==> flow/design.v (excerpt) <==
module TCAM_TOP (
        input                   CLK
       ,input                   RESET
       ,input                   SEARCH
       ,input                   SETTING
       ,input   [DATA_BITS-1:0] KEY
       ,input   [IDWID-1:0]     SETTING_ID
       ,input   [MASKWID-1:0]   SETTING_MASKID
       ,input   [IDWID-1:0]     SETTING_PRIORITY
       ,output  [IDWID-1:0]     RULEID
       ,output                  SETTING_COMPLETE
       ,output                  SEARCH_COMPLETE
       ,output                  MISMATCH
       ,input                     DDR3_AVL_INIT
       ,input   [SDRAM_DATA-1:0]  DDR3_AVL_READDATA
       ,input                     DDR3_AVL_WAITREQUEST
       ,input                     DDR3_AVL_READDATAVALID
       ,output                    DDR3_AVL_READ
       ,output                    DDR3_AVL_WRITE
       ,output  [SDRAM_ADDR-1:0]  DDR3_AVL_ADDRESS
       ,output  [SDRAM_DATA-1:0]  DDR3_AVL_WRITEDATA
       ,output                    DDR3_AVL_BURSTCOUNT
       ,output                    DDR3_AVL_INITCOMPLETE
	);
    parameter   DATA_BITS = 128;  
    parameter   FRAGMENTS = 8;	 
    parameter   FRAG_BITS = 3;	 
    parameter   IDWID     = 16;   
    parameter   MASKWID   = 18;
    parameter   SDRAM_ADDR = 19;
    parameter   SDRAM_DATA = 256;
    localparam  FRAG_WID  = (DATA_BITS/FRAGMENTS);
    localparam  ADDR_WID  = FRAG_BITS+FRAG_WID;
    localparam  PRIOWID   = IDWID;
    localparam  KWID      = DATA_BITS;
    localparam  SEGWID    = 2+IDWID+MASKWID+KWID+PRIOWID;  
    wire [ DATA_BITS-1:0 ] in_key      = KEY;
    wire [     IDWID-1:0 ] in_id       = SETTING_ID;
    wire [   MASKWID-1:0 ] in_maskid   = SETTING_MASKID;
    wire [   PRIOWID-1:0 ] in_priority = SETTING_PRIORITY;
    wire                 w_read;
    wire                 w_write;
    wire  [ADDR_WID-1:0] w_address;
    wire  [  SEGWID-1:0] w_readdata;
    wire  [  SEGWID-1:0] w_writedata;
    wire                 w_waitrequest;
    wire                 w_readdatavalid;
    TCAM_CONTROLLER
    #( 
        .DATA_BITS            ( DATA_BITS ), 
        .FRAGMENTS            ( FRAGMENTS ), 
        .FRAG_BITS            ( FRAG_BITS ), 
        .IDWID                ( IDWID     ),
        .MASKWID              ( MASKWID   )
    )    
    TCAM_TOP_INST    
    (
        .CLK                  ( CLK              ),
  ...
For scale: about 6,800 cells after synthesis, about 3,200 flip-flops, about 740 I/O pins, ~100,000 um2 of cells after synthesis.
Settings: LEC_CHECK=0, CAP_MARGIN=20, CORE_MARGIN=2, CORE_UTILIZATION=72, CTS_CLUSTER_DIAMETER=64, CTS_CLUSTER_SIZE=10, SETUP_SLACK_MARGIN=0.92, SLEW_MARGIN=40; clock period 3.12 ns.
run.sh (not shown) runs the stock make flow with config.mk's settings and CLKGATE_MAP_FILE=.
The starting point ran to the end with no violations.
Change:
Settings changed: ABC_AREA set to 1, CTS_CLUSTER_DIAMETER 64 to 358, SLEW_MARGIN 40 to 20.
Result: The new run finished with timing, DRC and antenna clean; hold slack degrades by 0.048 ns; setup slack degrades by 0.054 ns; combinational power came out higher by about 2%; wire length came out higher by 10%; sequential cell count does not change; global-route usage came out higher by 3.5 points; critical path depth does not change; fmax came out lower by about 2.4%; clock power is about the same; sequential power is about the same; cell area came out lower by 1.9%.
Change:
Settings changed: ABC_AREA 1 to not set, CTS_CLUSTER_DIAMETER 358 to not set, CTS_CLUSTER_SIZE 10 to 17, SETUP_SLACK_MARGIN 0.92 to 0.93.
Effect:
- design area rises by 1.6%
- power is lower by 1.2%
- utilization increases by 0.32 points
- flip-flop count stays the same
- die area grows by 1.0%
- setup slack gets better by 0.034 ns
- wire length went down by 10%
- global-route usage went down by 3.9 points
- maximum frequency climbs by 1.5%
- clock power fell by about 3%
- clock-buffer cell count falls by 189

* * *

## nickel
Starting RTL as in the previous note.
clock: 10.0 ns
lec_check: 0
abc_area: 0
cap_margin: 20
core_aspect_ratio: 0.6
core_margin: 9
core_utilization: 40
cts_cluster_size: 99
max_routing_layer: met5
min_routing_layer: met2
slew_margin: 10
Relative to nickel, the following input files were edited for juniper:
- changing SLEW_MARGIN from 10 to 20
- setting SETUP_SLACK_MARGIN to 1.05 for the first time
- removing ABC_AREA (formerly 0)
- removing CTS_CLUSTER_SIZE (formerly 99)
- changing CORE_UTILIZATION from 40 to 66
- removing CORE_ASPECT_RATIO (formerly 0.6)
- removing MAX_ROUTING_LAYER (formerly met5)
- removing MIN_ROUTING_LAYER (formerly met2)
- changing CORE_MARGIN from 9 to 2
- changing the clock period (ns, I/O delays scaled along) from 10.0 to 4.06
--- outcome ---
- juniper against nickel: number of rows created at floorplan higher, sequential power now sits higher.
- juniper: final worst-path cycle share 18 points above nickel
- Cmp juniper and nickel / final hold slack / higher: juniper
- Compared with nickel, in juniper via count decreased by 17800 relative to the old numbers, clock-buffer cell count shows an increase of 52.
#### Input delta (violet over juniper)
- removing SETUP_SLACK_MARGIN (formerly 1.05)
- changing CORE_UTILIZATION from 66 to 40
- changing the clock period (ns, I/O delays scaled along) from 4.06 to 5.62
### Flow results
- Diff juniper -> violet | hold slack | decrease of 0.032 ns
- The setup slack of violet is larger than that of juniper.
- As of violet, final wirelength had risen by a little under 10% compared to juniper.
- violet ended up with a higher die boundary height than juniper did.
- Of violet and juniper, it is violet that has the lower share of power burned in combinational logic.
- Taking juniper as the reference, in violet slew of the pin with the lowest slew margin rose by 0.20 ns; detailed-routing wirelength on met1 rose by 14%.
Input-level comparison between garnet and violet:
- the clock period (ns, I/O delays scaled along) changed from 5.62 to 10.0
==> results <==
Going from violet to garnet, the final cycle utilization of the critical path was found to have gone down by 13 points.
Cell count across garnet and violet: no real change.
Setup slack: garnet more than violet
garnet against violet: combinational share of cell area was more or less identical, cell internal power dissipation went down by 44%, share of final layout cell area taken by clock buffers and inverters was more or less identical, count of vias placed by the detailed router was more or less identical.
Relative to violet, power decreased by 44% in garnet.
Going from violet to garnet, number of clock buffers in the layout went down about 7%, routed wire length down 1200 µm.

* * *

run 1:
Starting RTL as in the previous note.
==> flow/config.mk <==
export PLATFORM = sky130hd
export DESIGN_NAME = TCAM_TOP
export DESIGN_NICKNAME = TCAM_TOP
export VERILOG_FILES = /design/flow/design.v
export SDC_FILE = /design/flow/constraint.sdc
export NUM_CORES = 4
export LEC_CHECK = 0
export ABC_AREA = 0
export CAP_MARGIN = 20
export CELL_PAD_IN_SITES_DETAIL_PLACEMENT = 2
export CELL_PAD_IN_SITES_GLOBAL_PLACEMENT = 2
export CORE_MARGIN = 10
export CORE_UTILIZATION = 65
export CTS_CLUSTER_DIAMETER = 307
export CTS_CLUSTER_SIZE = 48
export GPL_ROUTABILITY_DRIVEN = 0
export GPL_TIMING_DRIVEN = 0
export MAX_ROUTING_LAYER = met5
export MIN_ROUTING_LAYER = met1
export PLACE_DENSITY = 0.49
export SETUP_SLACK_MARGIN = 0.1
export SLEW_MARGIN = 20
==> flow/constraint.sdc <==
create_clock -name core_clock -period 4.66 [get_ports {CLK}]
set_input_delay 0.9320 -clock core_clock [delete_from_list [all_inputs] [get_ports {CLK}]]
set_output_delay 0.9320 -clock core_clock [all_outputs]
set_load 0.01 [all_outputs]
As the logs show, run 1 stopped at detailed placement after a tool error, so it never reached the end of the flow.
The following lists how run 2 was set up differently from run 1:
Settings: CTS_CLUSTER_SIZE removed (was 48); GPL_TIMING_DRIVEN removed (was 0); GPL_ROUTABILITY_DRIVEN removed (was 0); CTS_CLUSTER_DIAMETER removed (was 307); SETUP_SLACK_MARGIN removed (was 0.1); MAX_ROUTING_LAYER removed (was met5); CORE_UTILIZATION changed from 65 to 40; PLACE_DENSITY removed (was 0.49); ABC_AREA removed (was 0); CORE_MARGIN changed from 10 to 2; MIN_ROUTING_LAYER removed (was met1); CELL_PAD_IN_SITES_DETAIL_PLACEMENT removed (was 2); CELL_PAD_IN_SITES_GLOBAL_PLACEMENT removed (was 2); the clock period (ns, I/O delays scaled along) changed from 4.66 to 9.09.
[summary]
Compared with run 1, run 2 shows cell row count that has gone up by more than a quarter.
Compared to run 1, run 2 has core utilization before placement 25 points lower.
Between run 1 and run 2, the post-synthesis simple-gate area fraction does not differ in any meaningful way.
Of run 1 and run 2, only run 2 finishes the flow clean.
Run 1 | ERROR | detailed placement
Relative to run 2, the following input files were edited for run 3:
Settings: swapping 40 for 38 in CORE_UTILIZATION; swapping 9.09 for 14.1 in the clock period (ns, I/O delays scaled along).
Results
- Relative to run 2, fraction of power spent switching nets increased by 0.48 points in run 3.
- The run showing the greater power per standard cell area is run 2.
- In the tables for run 3 and run 2, total power reads higher with run 2.
- Setup slack: run 3 more than run 2

* * *

Starting RTL as in the previous note.
Settings: LEC_CHECK=0, CAP_MARGIN=20, CORE_MARGIN=2, CORE_UTILIZATION=70, SETUP_SLACK_MARGIN=0.73, SLEW_MARGIN=20; clock period 3.12 ns.
The starting point passed the timing, DRC and antenna checks.
Change:
- CORE_UTILIZATION: 70 -> 72
- CTS_CLUSTER_DIAMETER: unset -> 358
- CTS_CLUSTER_SIZE: unset -> 11
- SETUP_SLACK_MARGIN: 0.73 -> 0.92
- SLEW_MARGIN: 20 -> 40
- power fell by 0.64%
- sequential power hardly moves
- synthesized cell count stays the same
- final cell count stays flat
- final area went down by 1.0%
- die area decreases by 2.7%
- core utilization grows by 1.5 points
- combinational power fell by about 3%
- setup slack improved by 0.064 ns
Change:
- CTS_CLUSTER_DIAMETER: 358 -> 119
- CTS_CLUSTER_SIZE: 11 -> 10
- PLACE_DENSITY_LB_ADDON: unset -> 0.0
- SETUP_SLACK_MARGIN: 0.92 -> 0.89
Outcome: Now the flow completed, yet does not pass: antenna violations; maximum frequency came out lower by 1.1%; wire length is about the same; final area went up by 0.96%; power increases by 2.2%; worst hold slack improved by 0.022 ns; worst setup slack degrades by 0.025 ns; sequential share of layout area goes down by 0.60 points; die area does not change; global-route usage shrinks by 0.10 points.
Change:
- CAP_MARGIN: 20 -> 35
- CTS_CLUSTER_DIAMETER: 119 -> 55
- CTS_CLUSTER_SIZE: 10 -> 17
- PLACE_DENSITY: unset -> 0.41
- PLACE_DENSITY_LB_ADDON: 0.0 -> unset
- SETUP_SLACK_MARGIN: 0.89 -> 0.93
- SLEW_MARGIN: 40 -> 20
The new run passed the timing, DRC and antenna checks.
Cell area came out lower by 3.5%.
Via count shrinks by 3.8%.
Combinational power drops by about 2%.
Fmax is higher by about 3%.
Total power falls by about 13%.
Global-route usage went down by 2.3 points.
First-iteration DRC count is lower by 13%.
Clock-buffer cell count goes down by 270.
Non-clock buffer count is higher by 1.
Change:
- ABC_AREA: unset -> 0
- CAP_MARGIN: 35 -> 20
- CTS_CLUSTER_DIAMETER: 55 -> unset
- CTS_CLUSTER_SIZE: 17 -> 22
- GPL_ROUTABILITY_DRIVEN: unset -> 1
- MAX_ROUTING_LAYER: unset -> met4
- PLACE_DENSITY: 0.41 -> unset
Result: Power came out higher by 15%. Worst setup slack loses 0.032 ns. Area after synthesis stays the same. Cell count came out higher by 1.9%. Maximum frequency came out lower by 1.4%.
Change:
- CAP_MARGIN: 20 -> 35
- CTS_CLUSTER_DIAMETER: unset -> 100
- CTS_CLUSTER_SIZE: 22 -> 14
- MAX_ROUTING_LAYER: met4 -> met5
- PLACE_DENSITY_LB_ADDON: unset -> 0.08
After rerunning: Register-to-register slack improved by 0.02 ns. Final cell count went down by 1.2%. Global-route usage went down by 2.1 points. Critical path depth is unchanged. Die size stays the same. Worst setup slack improves by 0.0032 ns. Sequential cell count stays the same. Cell area shrinks by 2.2%. Sequential share of layout area climbs by 1.4 points. Utilization decreases by 1.9 points. Combinational power went down by about 3%.

* * *

Starting RTL as in the previous note.
==> flow/config.mk <==
export PLATFORM = sky130hd
export DESIGN_NAME = TCAM_TOP
export DESIGN_NICKNAME = TCAM_TOP
export VERILOG_FILES = /design/flow/design.v
export SDC_FILE = /design/flow/constraint.sdc
export NUM_CORES = 4
export LEC_CHECK = 0
export CAP_MARGIN = 20
export CORE_MARGIN = 2
export CORE_UTILIZATION = 72
export CTS_CLUSTER_DIAMETER = 119
export CTS_CLUSTER_SIZE = 10
export PLACE_DENSITY_LB_ADDON = 0.0
export SETUP_SLACK_MARGIN = 0.89
export SLEW_MARGIN = 20
export TNS_END_PERCENT = 5
==> flow/constraint.sdc <==
create_clock -name core_clock -period 3.12 [get_ports {CLK}]
set_input_delay 0.6240 -clock core_clock [delete_from_list [all_inputs] [get_ports {CLK}]]
set_output_delay 0.6240 -clock core_clock [all_outputs]
set_load 0.01 [all_outputs]
The baseline completed, yet does not pass: antenna violations.
==> next run, changes <==
==> flow/config.mk (replaced) <==
export PLATFORM = sky130hd
export DESIGN_NAME = TCAM_TOP
export DESIGN_NICKNAME = TCAM_TOP
export VERILOG_FILES = /design/flow/design.v
export SDC_FILE = /design/flow/constraint.sdc
export NUM_CORES = 4
export LEC_CHECK = 0
export CAP_MARGIN = 20
export CORE_MARGIN = 2
export CORE_UTILIZATION = 70
export SETUP_SLACK_MARGIN = 0.72
export SLEW_MARGIN = 20
With this change the flow produced a clean layout.
Design area barely changes.
Sequential share of layout area drops by 0.17 points.
Synthesized area does not change.
Routed wire length drops by a few percent.
Power fell slightly.
Non-clock buffer count rose by 68.
First-iteration DRC count decreases by a few percent.
Worst setup slack gains 64 ps.
Hold slack gains 8.3 ps.
==> next run, changes <==
--- a/flow/config.mk
+++ b/flow/config.mk
@@ -7,6 +7,9 @@
 export LEC_CHECK = 0
+export ABC_AREA = 1
 export CAP_MARGIN = 20
 export CORE_MARGIN = 2
-export CORE_UTILIZATION = 70
-export SETUP_SLACK_MARGIN = 0.72
+export CORE_UTILIZATION = 72
+export CTS_CLUSTER_DIAMETER = 119
+export CTS_CLUSTER_SIZE = 10
+export SETUP_SLACK_MARGIN = 0.89
 export SLEW_MARGIN = 20
Total power is higher by 1.7%.
Routed wire length increases by 13%.
Register-to-register slack gains 130 ps.
Worst hold slack gets worse by 33 ps.
==> next run, changes <==
--- a/flow/config.mk
+++ b/flow/config.mk
@@ -7,3 +7,2 @@
 export LEC_CHECK = 0
-export ABC_AREA = 1
 export CAP_MARGIN = 20
@@ -13,2 +12,3 @@
 export CTS_CLUSTER_SIZE = 10
+export PLACE_DENSITY_LB_ADDON = 0.0
 export SETUP_SLACK_MARGIN = 0.89
The changed run reached the layout checks and failed them: antenna violations.
Power is about the same.
Non-clock buffer count grows by 48.
Clock skew is higher by 6.4 ps.
Register-to-register slack degrades by 130 ps.
Routed wire length shrinks by 8.2%.
Core utilization came out higher by 0.53 points.
Die area goes up by 1.0%.
Fmax grows by 0.62%.
==> next run, changes <==
==> flow/config.mk (replaced) <==
export PLATFORM = sky130hd
export DESIGN_NAME = TCAM_TOP
export DESIGN_NICKNAME = TCAM_TOP
export VERILOG_FILES = /design/flow/design.v
export SDC_FILE = /design/flow/constraint.sdc
export NUM_CORES = 4
export LEC_CHECK = 0
export CAP_MARGIN = 5
export CORE_MARGIN = 2
export CORE_UTILIZATION = 72
export CTS_CLUSTER_SIZE = 17
export SETUP_SLACK_MARGIN = 0.93
export SLEW_MARGIN = 15
=> The changed run ran to the end with no violations; clock skew came out lower by 12 ps; routed wire length went down by 1.7%; hold slack gains 12 ps; sequential cell count does not change.

* * *

TCAM_TOP again, from the RTL that the note above started with.
==> flow/config.mk <==
export PLATFORM = sky130hd
export DESIGN_NAME = TCAM_TOP
export DESIGN_NICKNAME = TCAM_TOP
export VERILOG_FILES = /design/flow/design.v
export SDC_FILE = /design/flow/constraint.sdc
export NUM_CORES = 4
export LEC_CHECK = 0
export CAP_MARGIN = 20
export CORE_MARGIN = 2
export CORE_UTILIZATION = 70
export CTS_CLUSTER_DIAMETER = 204
export SETUP_SLACK_MARGIN = 0.86
export SLEW_MARGIN = 20
==> flow/constraint.sdc <==
create_clock -name core_clock -period 3.33 [get_ports {CLK}]
set_input_delay 0.6660 -clock core_clock [delete_from_list [all_inputs] [get_ports {CLK}]]
set_output_delay 0.6660 -clock core_clock [all_outputs]
set_load 0.01 [all_outputs]
The baseline finished with timing, DRC and antenna clean.
Edit:
Settings changed: CORE_UTILIZATION 70 to 27, CTS_CLUSTER_DIAMETER 204 to not set, SETUP_SLACK_MARGIN 0.86 to not set.
Clock period 3.33 ns to 13.1 ns, I/O delays scaled along.
Result: The changed run completed without violations. Sequential cell count stays the same. Count of clock-buffer cells in the layout is higher by 11. Worst hold slack improved by 0.12 ns. Die size is higher to 2.6 times its value. Sequential share of layout area goes down by 2.0 points. Final area is higher by about 3.3%. Global-route usage falls by 18 points.
Edit:
Settings changed: CORE_UTILIZATION 27 to 40, SETUP_SLACK_MARGIN set to 0.73.
Clock period 13.1 ns to 5.62 ns, I/O delays scaled along.
Outcome: Global-route usage increases by 5.2 points; total power increases by well over a third; wire length decreases by a little under a tenth; clock power increases by well over a third; worst hold slack gets worse by 0.046 ns.
Edit:
Settings changed: CORE_UTILIZATION 40 to 63, SETUP_SLACK_MARGIN 0.73 to not set.
What happened: Design area went down by 2.0%. Worst setup slack got worse by 0.025 ns. Fmax went down by 0.64%. Register-to-register slack gets better by 0.07 ns. Wire length came out lower by 6.6%. Worst hold slack gets better by 0.042 ns. Sequential share of layout area grows by 1.3 points.
Edit:
Settings changed: CORE_UTILIZATION 63 to 72, CTS_CLUSTER_SIZE set to 17, SETUP_SLACK_MARGIN set to 0.91.
Clock period 5.62 ns to 3.12 ns, I/O delays scaled along.
Worst hold slack is worse by 0.15 ns.
Via count rose by a few percent.
Setup slack is worse by 0.87 ns.
Utilization rose by 11 points.
Power rose by well over a third.
Wire length rose by a few percent.
Power is estimated from default activity; no workload was simulated.
